==> inputs of job 9507 <==
Design Mips_Processor, start of the top module:
module Mips_Processor (
    input             clk,
    input             rst,
    output     [15:0] mem_addr,
    output            mem_wr,
    output     [15:0] mem_wdata,
    input      [15:0] mem_rdata,
    output reg        wb_we,
    output reg [3:0]  wb_rd,
    output reg [15:0] wb_data
);
==> flow/config.mk <==
export PLATFORM = sky130hd
export DESIGN_NAME = Mips_Processor
export DESIGN_NICKNAME = Mips_Processor
export VERILOG_FILES = /design/flow/design.v
export SDC_FILE = /design/flow/constraint.sdc
export NUM_CORES = 4
export LEC_CHECK = 0
export CAP_MARGIN = 20
export CORE_MARGIN = 2
export CORE_UTILIZATION = 64
export MAX_ROUTING_LAYER = met4
export PLACE_DENSITY = 0.6
export SLEW_MARGIN = 20
==> flow/constraint.sdc <==
create_clock -name core_clock -period 7.53 [get_ports {clk}]
set_input_delay 1.5060 -clock core_clock [delete_from_list [all_inputs] [get_ports {clk}]]
set_output_delay 1.5060 -clock core_clock [all_outputs]
set_load 0.01 [all_outputs]
run.sh (not shown) runs the stock make flow with config.mk's settings and CLKGATE_MAP_FILE=.
==> job 6026 (differences from job 9507) <==
--- a/flow/config.mk
+++ b/flow/config.mk
@@ -5,9 +5,11 @@
 export SDC_FILE = /design/flow/constraint.sdc
 export NUM_CORES = 4
 export LEC_CHECK = 0
+export ABC_AREA = 1
 export CAP_MARGIN = 20
 export CORE_MARGIN = 2
-export CORE_UTILIZATION = 64
-export MAX_ROUTING_LAYER = met4
+export CORE_UTILIZATION = 72
+export CTS_CLUSTER_DIAMETER = 222
+export CTS_CLUSTER_SIZE = 100
 export PLACE_DENSITY = 0.6
 export SLEW_MARGIN = 20
==> flow/constraint.sdc (replaced) <==
create_clock -name core_clock -period 5.89 [get_ports {clk}]
set_input_delay 1.1780 -clock core_clock [delete_from_list [all_inputs] [get_ports {clk}]]
set_output_delay 1.1780 -clock core_clock [all_outputs]
set_load 0.01 [all_outputs]
==> results <==
- Job 9507 reached the layout checks and failed them: setup timing. Job 6026 aborted during global routing (5_1_grt).
- Against job 9507, the die area of job 6026 is lower by about 10%.
- Against job 6026, the area after synthesis of job 9507 is lower by 0.58%.
- Of job 9507 and job 6026, job 6026 has the higher synthesized cell count (gap about 20%, measured against job 6026).
==> figures <==
| metric | job 6026 | job 9507 |
|---|---|---|
| Result of the run | did not finish | finished with violations |
| Last stage reached | global routing (5_1_grt) | - |
| Violated checks | - | setup timing |
| Std-Cell Rows | 82 | 87 |
| Combined area of all synthesized cells | 0.0367 mm² | 0.0365 mm² |
| Postcts setup bufs | 73 | 24 |
| DP Area | 0.0413 mm² | 0.0409 mm² |
| DP Worst Slack | -1.28 ns | -0.793 ns |
| Xor/xnor cell area share of the yosys netlist | 0.0193 | 0.0282 |
| Number of cells in the design after placement | 5572 | 4708 |
| Compound Share, Synth | 0.144 | 0.136 |
| Horizontal die dimension | 230 µm | 243 µm |
| Vert. Die Dim | 230 µm | 243 µm |
| Adder Share, Synth | 0.165 | 0.166 |

---

==> exp/amber: inputs <==
==> flow/design.v <==
module Mips_Processor (
    input             clk,
    input             rst,
    output     [15:0] mem_addr,
    output            mem_wr,
    output     [15:0] mem_wdata,
    input      [15:0] mem_rdata,
    output reg        wb_we,
    output reg [3:0]  wb_rd,
    output reg [15:0] wb_data
);
    localparam OP_ADD  = 4'd0,  OP_ADDM = 4'd1,  OP_SUB = 4'd2,  OP_ADDI = 4'd3;
    localparam OP_MUL  = 4'd4,  OP_AND  = 4'd5,  OP_SHL = 4'd6,  OP_LW   = 4'd7;
    localparam OP_LWI  = 4'd8,  OP_SW   = 4'd9,  OP_SWI = 4'd10, OP_CLR  = 4'd11;
    localparam OP_LI   = 4'd12, OP_CMP  = 4'd13, OP_BNE = 4'd14, OP_J    = 4'd15;
    reg  [15:0] pc;
    reg         ifid_valid;
    reg  [15:0] ifid_instr, ifid_pcp2;
    reg         idex_valid;
    reg  [3:0]  idex_op, idex_r1, idex_r2;
    reg  [15:0] idex_v1, idex_v2, idex_imm;
    reg         exmem_valid;
    reg  [3:0]  exmem_op, exmem_rd;
    reg  [15:0] exmem_res, exmem_s;
    reg         exmem_phase;
    reg  [15:0] sr, hi, lo;
    reg  [15:0] rf [0:15];
    function writes_reg(input [3:0] op);
        writes_reg = (op == OP_ADD) || (op == OP_ADDM) || (op == OP_SUB) || (op == OP_ADDI) ||
                     (op == OP_AND) || (op == OP_SHL) || (op == OP_LW) || (op == OP_LWI) ||
                     (op == OP_CLR) || (op == OP_LI);
    endfunction
    function uses_ba(input [3:0] op);
        uses_ba = (op == OP_ADDM) || (op == OP_LW) || (op == OP_LWI) || (op == OP_SW) || (op == OP_SWI);
    endfunction
    function uses_mem(input [3:0] op);
        uses_mem = uses_ba(op);
    endfunction
    function is_load(input [3:0] op);
        is_load = (op == OP_ADDM) || (op == OP_LW) || (op == OP_LWI);
    endfunction
    function b_is_reg(input [3:0] op);
        b_is_reg = (op == OP_ADD) || (op == OP_SUB) || (op == OP_MUL) || (op == OP_AND) || (op == OP_CMP);
    endfunction
    function b_shifted(input [3:0] op);
        b_shifted = (op == OP_ADDM) || (op == OP_LW) || (op == OP_LI);
    endfunction
    function real_rd(input [3:0] r);
        real_rd = (r != 4'd0) && (r != 4'd9) && (r != 4'd12) && (r != 4'd13);
    endfunction
    wire mem_port   = exmem_valid && uses_mem(exmem_op);
    wire two_phase  = (exmem_op == OP_LWI) || (exmem_op == OP_SWI);
    wire stall_mem  = exmem_valid && two_phase && !exmem_phase;
    wire [15:0] data_addr = exmem_res;
    assign mem_addr  = mem_port ? data_addr : pc;
    assign mem_wr    = exmem_valid && ((exmem_op == OP_SW) || (exmem_op == OP_SWI && exmem_phase));
    assign mem_wdata = exmem_s;
    reg [15:0] mem_result;
    always @* begin
        case (exmem_op)
            OP_ADDM:       mem_result = exmem_s + mem_rdata;
            OP_LW, OP_LWI: mem_result = mem_rdata;
            default:       mem_result = exmem_res;
        endcase
    end
    wire mem_we       = exmem_valid && writes_reg(exmem_op) && !stall_mem;
    wire mem_fwd_ok   = exmem_valid && writes_reg(exmem_op) && !is_load(exmem_op) && real_rd(exmem_rd);
    wire wb_real      = wb_we && real_rd(wb_rd);
    function [15:0] fwd(input [3:0] r, input [15:0] v);
        if (mem_fwd_ok && exmem_rd == r)
            fwd = exmem_res;
        else if (wb_real && wb_rd == r)
            fwd = wb_data;
        else
            fwd = v;
    endfunction
    wire [15:0] f1 = fwd(idex_r1, idex_v1);
    wire [15:0] f2 = fwd(idex_r2, idex_v2);
    wire [15:0] ex_a = uses_ba(idex_op) ? f2 : f1;
    wire [15:0] ex_b = b_is_reg(idex_op) ? f2 : idex_imm;
    wire [16:0] ex_diff = {1'b0, ex_a} + {1'b0, ~ex_b} + 17'd1;
    wire        ex_eq   = (ex_a == ex_b);
    wire [31:0] ex_prod = ex_a * ex_b;
    wire [15:0] ex_shl  = (ex_b[15:4] != 12'd0) ? 16'd0 : (ex_a << ex_b[3:0]);
    reg [15:0] ex_res;
    always @* begin
        case (idex_op)
            OP_SUB:  ex_res = ex_diff[15:0];
            OP_AND:  ex_res = ex_a & ex_b;
            OP_SHL:  ex_res = ex_shl;
            OP_CLR:  ex_res = 16'd0;
            OP_LI:   ex_res = ex_b;
            default: ex_res = ex_a + ex_b;
        endcase
    end
    wire [15:0] ex_sr = {ex_eq, ex_diff[15], ex_diff[16],
                         (ex_a[15] != ex_b[15]) && (ex_diff[15] != ex_a[15]), 12'd0};
    wire [3:0]  id_op = ifid_instr[15:12];
    wire [3:0]  id_r1 = ifid_instr[11:8];
    wire [3:0]  id_r2 = uses_ba(id_op) ? 4'd10 : ifid_instr[7:4];
    wire [15:0] id_sx = {{8{ifid_instr[7]}}, ifid_instr[7:0]};
    wire [15:0] id_imm = b_shifted(id_op) ? {id_sx[14:0], 1'b0} : id_sx;
    function [15:0] rd_reg(input [3:0] r);
        if (r == 4'd0)
            rd_reg = 16'd0;
        else if (r == 4'd9)
            rd_reg = sr;
        else if (r == 4'd12)
            rd_reg = hi;
        else if (r == 4'd13)
            rd_reg = lo;
        else if (wb_real && wb_rd == r)
            rd_reg = wb_data;
        else
            rd_reg = rf[r];
    endfunction
    wire id_reads1 = ifid_valid && (id_op != OP_LI) && (id_op != OP_CLR) && (id_op != OP_BNE) &&
                     (id_op != OP_J) && (!uses_ba(id_op) || id_op == OP_ADDM || id_op == OP_SW || id_op == OP_SWI);
    wire id_reads2 = ifid_valid && (b_is_reg(id_op) || uses_ba(id_op));
    wire ex_load   = idex_valid && writes_reg(idex_op) && is_load(idex_op);
    wire load_use  = ex_load && ((id_reads1 && id_r1 == idex_r1) || (id_reads2 && id_r2 == idex_r1));
    function spec_hit(input [3:0] r);
        spec_hit = idex_valid && (((idex_op == OP_CMP) && r == 4'd9) ||
                                  ((idex_op == OP_MUL) && (r == 4'd12 || r == 4'd13)));
    endfunction
    wire spec_use  = (id_reads1 && spec_hit(id_r1)) || (id_reads2 && spec_hit(id_r2));
    wire stall_id  = load_use || spec_use;
    wire id_go     = ifid_valid && !stall_mem && !stall_id;
    wire ex_cmp    = idex_valid && (idex_op == OP_CMP);
    wire br_taken  = ifid_valid && (id_op == OP_BNE) && (ex_cmp ? !ex_eq : !sr[15]);
    wire redirect  = id_go && (br_taken || id_op == OP_J);
    wire [15:0] br_target = ifid_pcp2 + {id_sx[14:0], 1'b0};
    wire [15:0] j_target  = {ifid_pcp2[15:13], ifid_instr[11:0], 1'b0};
    wire fetch    = !mem_port;                  
    wire if_hold  = stall_mem || (ifid_valid && stall_id);
    wire [15:0] pcp2 = pc + 16'd2;
    integer i;
    always @(posedge clk) begin
        if (rst) begin
            pc <= 16'd0;
            ifid_valid <= 1'b0;
            idex_valid <= 1'b0;
            exmem_valid <= 1'b0;
            exmem_phase <= 1'b0;
            wb_we <= 1'b0;
            sr <= 16'd0;
            hi <= 16'd0;
            lo <= 16'd0;
            for (i = 0; i < 16; i = i + 1)
                rf[i] <= 16'd0;
        end else begin
            if (wb_real)
                rf[wb_rd] <= wb_data;
            wb_we   <= mem_we;
            wb_rd   <= exmem_rd;
            wb_data <= mem_result;
            if (stall_mem) begin
                exmem_phase <= 1'b1;
                exmem_res   <= mem_rdata;
                idex_v1     <= f1;
                idex_v2     <= f2;
            end else begin
                exmem_valid <= idex_valid && (idex_op != OP_BNE) && (idex_op != OP_J);
                exmem_op    <= idex_op;
                exmem_rd    <= idex_r1;
                exmem_res   <= ex_res;
                exmem_s     <= f1;
                exmem_phase <= 1'b0;
                if (idex_valid && idex_op == OP_CMP)
                    sr <= ex_sr;
                if (idex_valid && idex_op == OP_MUL) begin
                    hi <= ex_prod[31:16];
                    lo <= ex_prod[15:0];
                end
                idex_valid <= id_go;
                idex_op    <= id_op;
                idex_r1    <= id_r1;
                idex_r2    <= id_r2;
                idex_v1    <= rd_reg(id_r1);
                idex_v2    <= rd_reg(id_r2);
                idex_imm   <= id_imm;
            end
            if (redirect) begin
                pc <= (id_op == OP_J) ? j_target : br_target;
                ifid_valid <= 1'b0;
            end else if (!if_hold) begin
                if (fetch) begin
                    pc <= pcp2;
                    ifid_valid <= 1'b1;
                    ifid_instr <= mem_rdata;
                    ifid_pcp2  <= pcp2;
                end else begin
                    ifid_valid <= 1'b0;
                end
            end
        end
    end
endmodule
==> flow/run.sh <==
#!/bin/bash
# the make line also repeats each setting of config.mk as NAME=value (left out here)
make -C /OpenROAD-flow-scripts/flow DESIGN_CONFIG=/design/flow/config.mk WORK_HOME=/design/flow/orfs CLKGATE_MAP_FILE= finish
==> flow/config.mk <==
export PLATFORM = sky130hd
export DESIGN_NAME = Mips_Processor
export DESIGN_NICKNAME = Mips_Processor
export VERILOG_FILES = /design/flow/design.v
export SDC_FILE = /design/flow/constraint.sdc
export NUM_CORES = 4
export LEC_CHECK = 0
export CAP_MARGIN = 20
export CORE_MARGIN = 2
export CORE_UTILIZATION = 60
export SLEW_MARGIN = 20
==> flow/constraint.sdc <==
create_clock -name core_clock -period 7.4 [get_ports {clk}]
set_input_delay 1.4800 -clock core_clock [delete_from_list [all_inputs] [get_ports {clk}]]
set_output_delay 1.4800 -clock core_clock [all_outputs]
set_load 0.01 [all_outputs]
==> exp/willow: changes against exp/amber <==
CORE_UTILIZATION = 40   (was 60)
PLACE_DENSITY = 0.6   (was unset)
==> flow/constraint.sdc (replaced) <==
create_clock -name core_clock -period 10.4 [get_ports {clk}]
set_input_delay 2.0800 -clock core_clock [delete_from_list [all_inputs] [get_ports {clk}]]
set_output_delay 2.0800 -clock core_clock [all_outputs]
set_load 0.01 [all_outputs]
==> exp/garnet: changes against exp/amber <==
CORE_UTILIZATION = 40   (was 60)
PLACE_DENSITY = 0.6   (was unset)
==> flow/constraint.sdc (replaced) <==
create_clock -name core_clock -period 17.9 [get_ports {clk}]
set_input_delay 3.5800 -clock core_clock [delete_from_list [all_inputs] [get_ports {clk}]]
set_output_delay 3.5800 -clock core_clock [all_outputs]
set_load 0.01 [all_outputs]
==> metrics.sh <==
FIN_CRIT_SH_PCT=56.0
DR_TOTAL_VIAS=29600
CRITPATHSLOWESTCELL='nor3_4'
LOGIC_GATES=2722
SETUP_VIOL_COUNT_FINAL=0
N_ANTENNA_CELL=1
NUMCTSBUFFERS=50
OUTCOME='no timing/DRC/antenna violations'
GLOBALROUTETOTALUTIL_PCT=27.4
MET3WIRELENGTH_UM=12800
Source of the figures above: exp/garnet

==> metrics.sh <==
SETUP_VIOL_COUNT_FINAL=21
GLOBALROUTETOTALUTIL_PCT=44.0
MET3WIRELENGTH_UM=16500
DR_TOTAL_VIAS=32800
FIN_CRIT_SH_PCT=110
OUTCOME='complete, but fails checks'
N_ANTENNA_CELL=0
FINAL_CRITICAL_PATH_SETUP_SLACK_PS=-769
NUMCTSBUFFERS=50
VIOLATEDCHECKS='negative setup slack'
CRITPATHSLOWESTCELL='or4b_4'
Source of the figures above: exp/amber

==> metrics.sh <==
SYN_AREA_PER_CELL_UM2=9.95
NUMCTSBUFFERS=52
MET3WIRELENGTH_UM=12600
CRITPATHSLOWESTCELL='a31o_1'
LOGIC_GATES=2722
FIN_CRIT_SH_PCT=96.0
MAX_STAGE_DELAY_PS=910
OUTCOME='no timing/DRC/antenna violations'
SLEW_VIOL_FINAL=0
CHIP_AREA_UM2=93600
DIE_WIDTH_UM=306
DR_TOTAL_VIAS=29800
SETUP_VIOL_COUNT_FINAL=0
GLOBALROUTETOTALUTIL_PCT=28.0
N_ANTENNA_CELL=1
Source of the figures above: exp/willow

